Design usb_interface_v1_0, start of the top module:
module usb_interface_v1_0 #
(
	parameter RESET_CYCLES = 100,
	parameter  C_M00_AXI_START_DATA_VALUE	= 32'h00000000,
	parameter  C_M00_AXI_TARGET_SLAVE_BASE_ADDR	= 32'h00000000,
	parameter integer C_M00_AXI_ADDR_WIDTH	= 32,
	parameter integer C_M00_AXI_DATA_WIDTH	= 32,
	parameter integer C_M00_AXI_TRANSACTIONS_NUM	= 4
) (
	input wire [(8 - 1):0] usb_data_in,
	output wire [(8 - 1):0] usb_data_out,
	output wire usb_data_oe,
	input wire [(1 + 4 + 4 + 16)-8-1:0] usb_addr,
	input wire usb_rd_n,
	input wire usb_wr_n,
	input wire usb_ce_n,
	output wire sw_reset_n,
	input wire  m00_axi_aclk,
	input wire  m00_axi_aresetn,
	output wire [C_M00_AXI_ADDR_WIDTH-1 : 0] m00_axi_awaddr,
	output wire [2 : 0] m00_axi_awprot,
	output wire  m00_axi_awvalid,
	input wire  m00_axi_awready,
	output wire [C_M00_AXI_DATA_WIDTH-1 : 0] m00_axi_wdata,
	output wire [C_M00_AXI_DATA_WIDTH/8-1 : 0] m00_axi_wstrb,
	output wire  m00_axi_wvalid,
	input wire  m00_axi_wready,
	input wire [1 : 0] m00_axi_bresp,
	input wire  m00_axi_bvalid,
	output wire  m00_axi_bready,
	output wire [C_M00_AXI_ADDR_WIDTH-1 : 0] m00_axi_araddr,
	output wire [2 : 0] m00_axi_arprot,
	output wire  m00_axi_arvalid,
	input wire  m00_axi_arready,
	input wire [C_M00_AXI_DATA_WIDTH-1 : 0] m00_axi_rdata,
	input wire [1 : 0] m00_axi_rresp,
	input wire  m00_axi_rvalid,
	output wire  m00_axi_rready
);
	wire [(32 - 1):0] w_addr_from_usb;
	wire [(32 - 1):0] w_usb_write_data;
  ...
clock: 7.02 ns
lec_check: 0
cap_margin: 30
cell_pad_in_sites_detail_placement: 1
cell_pad_in_sites_global_placement: 3
core_aspect_ratio: 1.06
core_margin: 2
core_utilization: 41
cts_cluster_size: 62
gpl_routability_driven: 1
gpl_timing_driven: 0
max_routing_layer: met4
min_routing_layer: met1
place_density_lb_addon: 0.23
setup_slack_margin: -0.44
slew_margin: 40
tns_end_percent: 60
run.sh (not shown) runs the stock make flow with config.mk's settings and CLKGATE_MAP_FILE=.
The baseline passed the timing, DRC and antenna checks.
==> next run, changes <==
Settings changed: CAP_MARGIN 30 to 20, CELL_PAD_IN_SITES_DETAIL_PLACEMENT 1 to unset, CELL_PAD_IN_SITES_GLOBAL_PLACEMENT 3 to unset, CORE_ASPECT_RATIO 1.06 to unset, CORE_UTILIZATION 41 to 66, CTS_CLUSTER_SIZE 62 to unset, GPL_ROUTABILITY_DRIVEN 1 to unset, GPL_TIMING_DRIVEN 0 to unset, MAX_ROUTING_LAYER met4 to unset, MIN_ROUTING_LAYER met1 to unset, PLACE_DENSITY_LB_ADDON 0.23 to unset, SETUP_SLACK_MARGIN -0.44 to 0.84, SLEW_MARGIN 40 to 20, TNS_END_PERCENT 60 to unset.
Clock period 7.02 ns to 3.39 ns, I/O delays scaled along.
The new run finished with negative setup slack left. Non-clock buffer count grows by 131. Clock-buffer cell count drops by 31. Final area increases by roughly a tenth.
==> next run, changes <==
Settings changed: CORE_UTILIZATION 66 to 70, CTS_CLUSTER_SIZE set to 14, SETUP_SLACK_MARGIN 0.84 to 0.33.
Clock period 3.39 ns to 3.18 ns, I/O delays scaled along.
The new run finished with negative setup slack left.
Clock power came out higher by about 7%.
Non-clock buffer count goes down by 115.
Final cell count falls by 3.2%.
Routed wire length shrinks by 3.7%.
==> next run, changes <==
Settings changed: CORE_UTILIZATION 70 to 66, CTS_CLUSTER_SIZE 14 to unset, SETUP_SLACK_MARGIN 0.33 to unset.
The changed run ran to the end with violations: negative setup slack.
First-iteration DRC count came out lower by a quarter to a third.
Cell area goes down by a few percent.
Setup slack is better by 0.37 ns.
Clock-buffer cell count climbs by 4.
Wire length came out lower by about a fifth.
==> next run, changes <==
Settings changed: CORE_UTILIZATION 66 to 72, CTS_CLUSTER_SIZE set to 33, PLACE_DENSITY set to 0.64, SETUP_SLACK_MARGIN set to 0.5.
Clock period 3.18 ns to 4.51 ns, I/O delays scaled along.
=> The changed run finished clean. Final area went down by 3.9%. Final cell count shrinks by 4.2%. Wire length went down by 3.8%. Clock skew is about the same. Worst setup slack gets better by 0.80 ns. Synthesized cell count is unchanged. Total power went down by 32%. Critical path depth falls by 3. Clock-buffer cell count rises by 1.
==> next run, changes <==
Settings changed: CAP_MARGIN 20 to 40, CTS_CLUSTER_SIZE 33 to 68, HOLD_SLACK_MARGIN set to 0.24, PLACE_DENSITY 0.64 to unset, SETUP_SLACK_MARGIN 0.5 to unset.
Clock period 4.51 ns to 3.05 ns, I/O delays scaled along.
Effect: Now the flow ran to the end with violations: negative setup slack; die area is unchanged; non-clock buffer count climbs by 260; clock skew hardly moves; design area climbs by a few percent; clock power climbs by well over a third; routed wire length climbs by about a fifth.
No activity file was given, so power comes from the tool's default toggle rates.
